Setup of v50:
==> flow/design.v (excerpt) <==
module router_top (
    input clock,
    input resetn,
    input packet_valid,
    input [7:0] data_in,
    input read_enb_0, read_enb_1, read_enb_2,
    output [7:0] data_out_0, data_out_1, data_out_2,
    output vld_out_0, vld_out_1, vld_out_2,
    output err,
    output busy
);
    wire [7:0] dout;
    wire [2:0] write_enb;
    wire [2:0] soft_reset;
    wire write_enb_reg;
    wire [2:0] read_enb;
    wire [2:0] empty;
    wire [2:0] full;
    wire lfd_state;
    wire detect_add;
    wire ld_state;
    wire laf_state;
    wire full_state;
    wire fifo_full;
    wire rst_int_reg;
    wire parity_done;
    wire low_packet_valid;
    assign read_enb = {read_enb_2, read_enb_1, read_enb_0};
    router_fsm FSM (.clock(clock), .resetn(resetn), .packet_valid(packet_valid), .data_in(data_in), .parity_done(parity_done), .soft_reset_0(soft_reset[0]), .soft_reset_1(soft_reset[1]), .soft_reset_2(soft_reset[2]), .fifo_full(fifo_full), .low_packet_valid(low_packet_valid), .fifo_empty_0(empty[0]), .fifo_empty_1(empty[1]), .fifo_empty_2(empty[2]), .detect_add(detect_add), .ld_state(ld_state), .laf_state(laf_state), .lfd_state(lfd_state), .full_state(full_state), .write_enb_reg(write_enb_reg), .rst_int_reg(rst_int_reg), .busy(busy));
    router_register REG (.clock(clock), .resetn(resetn), .packet_valid(packet_valid), .data_in(data_in), .fifo_full(fifo_full), .detect_add(detect_add), .ld_state(ld_state), .laf_state(laf_state), .full_state(full_state), .lfd_state(lfd_state), .rst_int_reg(rst_int_reg), .err(err), .parity_done(parity_done), .low_packet_valid(low_packet_valid), .dout(dout));
  ...
Size: about 1,300 cells after synthesis, roughly 43 I/O pins, ~21,000 sq um of cells after synthesis.
Settings: LEC_CHECK=0, CAP_MARGIN=20, CORE_MARGIN=2, CORE_UTILIZATION=66, CTS_CLUSTER_DIAMETER=338, HOLD_SLACK_MARGIN=-0.04, SETUP_SLACK_MARGIN=-0.32, SLEW_MARGIN=20, TNS_END_PERCENT=5; clock period 4.61 ns.
run.sh (not shown) runs the stock make flow with config.mk's settings and CLKGATE_MAP_FILE=.
The following lists how v10 was set up differently from v50:
diff --git a/flow/config.mk b/flow/config.mk
--- a/flow/config.mk
+++ b/flow/config.mk
@@ -9,7 +9,3 @@
 export CORE_MARGIN = 2
-export CORE_UTILIZATION = 66
-export CTS_CLUSTER_DIAMETER = 338
-export HOLD_SLACK_MARGIN = -0.04
-export SETUP_SLACK_MARGIN = -0.32
+export CORE_UTILIZATION = 13
 export SLEW_MARGIN = 20
-export TNS_END_PERCENT = 5
==> flow/constraint.sdc <==
create_clock -name core_clock -period 6.24 [get_ports {clock}]
set_input_delay 1.2480 -clock core_clock [delete_from_list [all_inputs] [get_ports {clock}]]
set_output_delay 1.2480 -clock core_clock [all_outputs]
set_load 0.01 [all_outputs]
## What came out
v10 against v50: initial antenna violation count now larger; wire length of the first global-routing pass went up; routed length on met2 rose by about 9%; power fell by 24%. Per the comparison of v10 with v50, data arrival time of the worst path went up by 0.40 ns; detail-routed via count per cell went down by 3.1; instance area at placement went up by about 10%.
--- input diff v10..v56 ---
diff --git a/flow/config.mk b/flow/config.mk
--- a/flow/config.mk
+++ b/flow/config.mk
@@ -9,3 +9,3 @@
 export CORE_MARGIN = 2
-export CORE_UTILIZATION = 13
+export CORE_UTILIZATION = 40
 export SLEW_MARGIN = 20
==> flow/constraint.sdc <==
create_clock -name core_clock -period 2.15 [get_ports {clock}]
set_input_delay 0.4300 -clock core_clock [delete_from_list [all_inputs] [get_ports {clock}]]
set_output_delay 0.4300 -clock core_clock [all_outputs]
set_load 0.01 [all_outputs]
### Flow results
- Finished, but not clean: v56, with negative setup slack.
- Higher cell depth of the worst flop-to-flop path among v10 and v56: v56
- Final wirelength ends up lower on v56.
- Looking at peak supply drop across v10 and v56, the one that comes out higher is v56.
- The run showing the smaller power density of the placed cells is v10.
- v56 vs. v10: sequential share of layout area lost 0.19 points, via count picked up an extra 6.5%, growth of design area from synthesis to finish picked up an extra 0.51 points.
- Against v10, cell area in v56 rose slightly.
- Relative to v10, the global routing met1 resource utilization of v56 is higher by 16 points.
- Going from v10 to v56, number of antenna repair diodes shrinks by 2.
- Non-clock buffer count (v56 vs. v10) increases by more than 100%
diff inputs: v56 => v53
diff --git a/flow/config.mk b/flow/config.mk
--- a/flow/config.mk
+++ b/flow/config.mk
@@ -7,5 +7,7 @@
 export LEC_CHECK = 0
+export ABC_AREA = 1
 export CAP_MARGIN = 20
 export CORE_MARGIN = 2
-export CORE_UTILIZATION = 40
+export CORE_UTILIZATION = 70
+export CTS_CLUSTER_SIZE = 72
 export SLEW_MARGIN = 20
==> flow/constraint.sdc <==
create_clock -name core_clock -period 1.98 [get_ports {clock}]
set_input_delay 0.3960 -clock core_clock [delete_from_list [all_inputs] [get_ports {clock}]]
set_output_delay 0.3960 -clock core_clock [all_outputs]
set_load 0.01 [all_outputs]
[summary]
From the logs: v53 reached the end of the flow and failed the layout checks with negative setup slack.
Of v56 and v53, v56 shows the lower wire length, with v53 above it.
Cmp v56 and v53 / clock network fraction of total power / lower: v53
On post-synthesis sequential element count, v56 and v53 are basically level.
Measured against each other, v56 and v53 differ in global-route usage, the higher figure coming from v53.
Pin count of the biggest net entering global routing | v53 below v56
Between v56 and v53, sequential-to-total area share from yosys stat decreased.

* * *

router_top again, from the RTL that the note above started with.
clock: 2.75 ns
lec_check: 0
cap_margin: 20
cell_pad_in_sites_global_placement: 0
core_margin: 2
core_utilization: 70
cts_cluster_diameter: 34
cts_cluster_size: 44
gpl_timing_driven: 1
min_routing_layer: met1
setup_slack_margin: 0.78
slew_margin: 20
tns_end_percent: 95
The starting point ended with an error in global routing (5_1_grt), error ODB-0269.
Edit:
CELL_PAD_IN_SITES_GLOBAL_PLACEMENT = not set   (was 0)
CORE_UTILIZATION = 40   (was 70)
CTS_CLUSTER_DIAMETER = not set   (was 34)
CTS_CLUSTER_SIZE = not set   (was 44)
GPL_TIMING_DRIVEN = not set   (was 1)
MIN_ROUTING_LAYER = not set   (was met1)
SETUP_SLACK_MARGIN = not set   (was 0.78)
TNS_END_PERCENT = not set   (was 95)
clock period = 3.57 ns   (was 2.75 ns; I/O delays follow)
- The changed run finished with timing, DRC and antenna clean
- die size rose by 73%
- area after synthesis does not change
- synthesized cell count stays the same
Edit:
CORE_UTILIZATION = 57   (was 40)
SETUP_SLACK_MARGIN = 0.81   (was not set)
clock period = 2.84 ns   (was 3.57 ns; I/O delays follow)
Result: Total power increases by 39%. Utilization increases by 28 points. Worst setup slack degrades by 0.18 ns. Fmax increases by 22%. Sequential share of layout area decreases by 6.1 points. Worst hold slack degrades by 0.065 ns. Final cell count decreases by 2.3%. Non-clock buffer count increases by 169.
Edit:
SETUP_SLACK_MARGIN = -0.32   (was 0.81)
TNS_END_PERCENT = 5   (was not set)
clock period = 4.58 ns   (was 2.84 ns; I/O delays follow)
What happened:
- The changed run produced a clean layout
- clock power is lower by 38%
- cell count goes down by about 9%
- total power decreases by 45%
- fmax shrinks by about 22%
- core utilization is lower by 9.4 points
- final area went down by 13%
Edit:
CORE_UTILIZATION = 72   (was 57)
SETUP_SLACK_MARGIN = -0.2   (was -0.32)
TNS_END_PERCENT = not set   (was 5)
clock period = 1.98 ns   (was 4.58 ns; I/O delays follow)
What happened: Now the flow produced a layout that fails on setup timing; design area goes up by about 10%; synthesized cell count is unchanged; routed wire length goes up by about 70%; first-iteration DRC count goes up to 3.7 times its value; non-clock buffer count goes up by 186; die size goes down by 20%; worst setup slack loses 2.2 ns.
Edit:
ABC_AREA = 1   (was not set)
CORE_UTILIZATION = 68   (was 72)
SETUP_SLACK_MARGIN = not set   (was -0.2)
clock period = 2.33 ns   (was 1.98 ns; I/O delays follow)
What happened: This time the run passed the timing, design-rule and antenna checks; critical path depth went down by 1; worst hold slack gains 0.060 ns; final cell count climbs by 33%; area after synthesis climbs by 4.6%.

* * *

router_top again, from the RTL that the note above started with.
make LEC_CHECK=0 CAP_MARGIN=20 CORE_MARGIN=2 CORE_UTILIZATION=65 CTS_CLUSTER_DIAMETER=338 SETUP_SLACK_MARGIN=-0.32 SLEW_MARGIN=20 TNS_END_PERCENT=5 finish   # period 4.71 ns
Edit:
CORE_UTILIZATION = 57   (was 65)
CTS_CLUSTER_DIAMETER = not set   (was 338)
SETUP_SLACK_MARGIN = not set   (was -0.32)
TNS_END_PERCENT = not set   (was 5)
clock period = 4.1 ns   (was 4.71 ns; I/O delays follow)
Outcome: The changed run completed with no timing, DRC or antenna violations. Wire length is higher by 3.2%. Total power rose by 12%. Die area goes up by 14%.
Edit:
ABC_AREA = 0   (was not set)
CORE_UTILIZATION = 68   (was 57)
CTS_CLUSTER_SIZE = 31   (was not set)
SETUP_SLACK_MARGIN = 0.58   (was not set)
clock period = 1.98 ns   (was 4.1 ns; I/O delays follow)
Result: Now the flow finished but failed the layout checks on setup timing; design area went up by 10%; synthesized area is unchanged; routed wire length is higher by 28%; hold slack is better by 20 ps; core utilization climbs by 21 points; clock-buffer cell count went down by 17; maximum frequency went up by 25%; setup slack degrades by 1500 ps; first-iteration DRC count grows by 85%; combinational power climbs to 3.2 times its value.
Edit:
ABC_AREA = not set   (was 0)
CORE_UTILIZATION = 72   (was 68)
CTS_CLUSTER_SIZE = not set   (was 31)
SETUP_SLACK_MARGIN = -0.2   (was 0.58)
clock period = 2.07 ns   (was 1.98 ns; I/O delays follow)
Now the flow failed in global routing (5_1_grt) with DPL-0033.
Synthesized cell count is unchanged.
Area after synthesis is unchanged.
Die size shrinks by 5.4%.

* * *

router_top again, from the RTL that the note above started with.
Settings: LEC_CHECK=0, CAP_MARGIN=20, CELL_PAD_IN_SITES_GLOBAL_PLACEMENT=3, CORE_MARGIN=8, CORE_UTILIZATION=40, CTS_CLUSTER_DIAMETER=312, GPL_ROUTABILITY_DRIVEN=0, GPL_TIMING_DRIVEN=0, MAX_ROUTING_LAYER=met4, SLEW_MARGIN=20; clock period 5.0 ns.
The baseline completed with no timing, DRC or antenna violations.
Edit:
ABC_AREA = 1   (was default)
CELL_PAD_IN_SITES_GLOBAL_PLACEMENT = default   (was 3)
CORE_MARGIN = 2   (was 8)
CORE_UTILIZATION = 72   (was 40)
CTS_CLUSTER_DIAMETER = default   (was 312)
CTS_CLUSTER_SIZE = 96   (was default)
GPL_ROUTABILITY_DRIVEN = default   (was 0)
GPL_TIMING_DRIVEN = default   (was 0)
MAX_ROUTING_LAYER = default   (was met4)
clock period = 1.98 ns   (was 5.0 ns; I/O delays follow)
The changed run finished with setup timing left.
Power came out higher to 3.6 times its value.
Synthesized cell count came out higher by 52%.
Count of clock-buffer cells in the layout came out higher by 2.
Edit:
ABC_AREA = default   (was 1)
CELL_PAD_IN_SITES_GLOBAL_PLACEMENT = 2   (was default)
CORE_UTILIZATION = 40   (was 72)
clock period = 5.0 ns   (was 1.98 ns; I/O delays follow)
=>
- The new run completed without violations
- design area goes down by about 12%
- non-clock buffer count goes down by 205
- wire length goes down by 30%

* * *

router_top again, from the RTL that the note above started with.
// router_top
module router_top (
    input clock,
    input resetn,
    input packet_valid,
    input [7:0] data_in,
    input read_enb_0, read_enb_1, read_enb_2,
    output [7:0] data_out_0, data_out_1, data_out_2,
    output vld_out_0, vld_out_1, vld_out_2,
    output err,
    output busy
);
clock: 3.25 ns
lec_check: 0
abc_area: 1
cap_margin: 20
cell_pad_in_sites_detail_placement: 2
cell_pad_in_sites_global_placement: 1
core_aspect_ratio: 1.03
core_margin: 2
core_utilization: 56
cts_cluster_diameter: 266
cts_cluster_size: 44
gpl_timing_driven: 1
max_routing_layer: met4
min_routing_layer: met1
place_density_lb_addon: 0.12
slew_margin: 20
tns_end_percent: 95
The baseline ended with an error in detailed placement (3_5_place_dp).
Then changed:
- ABC_AREA: 1 -> unset
- CELL_PAD_IN_SITES_DETAIL_PLACEMENT: 2 -> unset
- CELL_PAD_IN_SITES_GLOBAL_PLACEMENT: 1 -> 0
- CORE_ASPECT_RATIO: 1.03 -> unset
- CORE_UTILIZATION: 56 -> 72
- CTS_CLUSTER_DIAMETER: 266 -> 31
- MAX_ROUTING_LAYER: met4 -> unset
- PLACE_DENSITY_LB_ADDON: 0.12 -> 0.01
- SETUP_SLACK_MARGIN: unset -> 0.61
- clock period: 3.25 -> 2.68 ns (I/O delays scaled with it)
After rerunning: The new run completed and failed the layout checks on setup timing; area after synthesis came out lower by 4.4%; synthesized cell count came out lower by 34%; die size came out lower by 25%.
Then changed:
- CAP_MARGIN: 20 -> 10
- CTS_CLUSTER_DIAMETER: 31 -> 352
- PLACE_DENSITY_LB_ADDON: 0.01 -> unset
- SETUP_SLACK_MARGIN: 0.61 -> -0.2
- clock period: 2.68 -> 2.05 ns (I/O delays scaled with it)
Outcome: This time the run did not get past clock tree synthesis (4_1_cts); die area does not change; synthesized cell count is unchanged; synthesized area is unchanged.
Then changed:
- ABC_AREA: unset -> 1
- CAP_MARGIN: 10 -> 20
- CELL_PAD_IN_SITES_GLOBAL_PLACEMENT: 0 -> unset
- CTS_CLUSTER_DIAMETER: 352 -> unset
- CTS_CLUSTER_SIZE: 44 -> 31
- GPL_TIMING_DRIVEN: 1 -> unset
- MIN_ROUTING_LAYER: met1 -> unset
- PLACE_DENSITY: unset -> 0.35
- SETUP_SLACK_MARGIN: -0.2 -> 0.45
- TNS_END_PERCENT: 95 -> unset
- clock period: 2.05 -> 2.02 ns (I/O delays scaled with it)
Effect:
- The changed run completed and failed the layout checks on setup timing
- area after synthesis goes up by a few percent
- synthesized cell count goes up by well over a third
- die area goes up by a few percent
Then changed:
- ABC_AREA: 1 -> 0
- CORE_UTILIZATION: 72 -> 70
- CTS_CLUSTER_SIZE: 31 -> unset
- PLACE_DENSITY: 0.35 -> unset
- SETUP_SLACK_MARGIN: 0.45 -> 0.58
- clock period: 2.02 -> 1.98 ns (I/O delays scaled with it)
The changed run stopped in global routing (5_1_grt) (GRT-0232).
Area after synthesis went down by 4.4%.
Die area went down by 1.7%.
Synthesized cell count went down by 34%.
Then changed:
- ABC_AREA: 0 -> 1
- CTS_CLUSTER_SIZE: unset -> 72
- HOLD_SLACK_MARGIN: unset -> 0.29
- PLACE_DENSITY_LB_ADDON: unset -> 0.01
- SETUP_SLACK_MARGIN: 0.58 -> 0.57
Result:
- The new run reached the layout checks and failed them: setup timing
- area after synthesis rises by 4.6%
- die size grows by 4.5%
- synthesized cell count increases by 52%

* * *

rev 12:
Starting RTL as in the previous note.
Settings: LEC_CHECK=0, ABC_AREA=1, CAP_MARGIN=25, CELL_PAD_IN_SITES_DETAIL_PLACEMENT=2, CELL_PAD_IN_SITES_GLOBAL_PLACEMENT=2, CORE_MARGIN=10, CORE_UTILIZATION=32, CTS_CLUSTER_SIZE=96, GPL_ROUTABILITY_DRIVEN=0, HOLD_SLACK_MARGIN=0.26, PLACE_DENSITY=0.86, SLEW_MARGIN=5, TNS_END_PERCENT=5; clock period 2.95 ns.
Input changes introduced in rev 13 (baseline for comparison: rev 12):
# rev 12
export LEC_CHECK = 0
export ABC_AREA = 1
export CAP_MARGIN = 25
export CELL_PAD_IN_SITES_DETAIL_PLACEMENT = 2
export CELL_PAD_IN_SITES_GLOBAL_PLACEMENT = 2
export CORE_MARGIN = 10
export CORE_UTILIZATION = 32
export CTS_CLUSTER_SIZE = 96
export GPL_ROUTABILITY_DRIVEN = 0
export HOLD_SLACK_MARGIN = 0.26
export PLACE_DENSITY = 0.86
export SLEW_MARGIN = 5
export TNS_END_PERCENT = 5
create_clock -name core_clock -period 2.95 [get_ports {clock}]
# rev 13
export LEC_CHECK = 0
export ABC_AREA = 1
export CAP_MARGIN = 20
export CORE_MARGIN = 2
export CORE_UTILIZATION = 72
export CTS_CLUSTER_SIZE = 10
export PLACE_DENSITY = 0.74
export SLEW_MARGIN = 20
export TNS_END_PERCENT = 5
create_clock -name core_clock -period 1.98 [get_ports {clock}]
From the logs: rev 13 reached the end of the flow and failed the layout checks with setup timing.
A end of the critical path of FIFO2.mem[7][5] is what rev 13 shows, while FIFO0.count[4] belongs to rev 12.
In rev 13 relative to rev 12, finished layout cell area had gone up slightly.
Instance count on the critical path: rev 13 vs rev 12 down 1
Delta (rev 13 minus rev 12): cell count dropped 429; met3 layer usage reported by global route climbed 1.6 points; clock latency of the later-clocked register in the worst-skew pair dropped 40 ps.
Power and IR drop assume default switching activity.
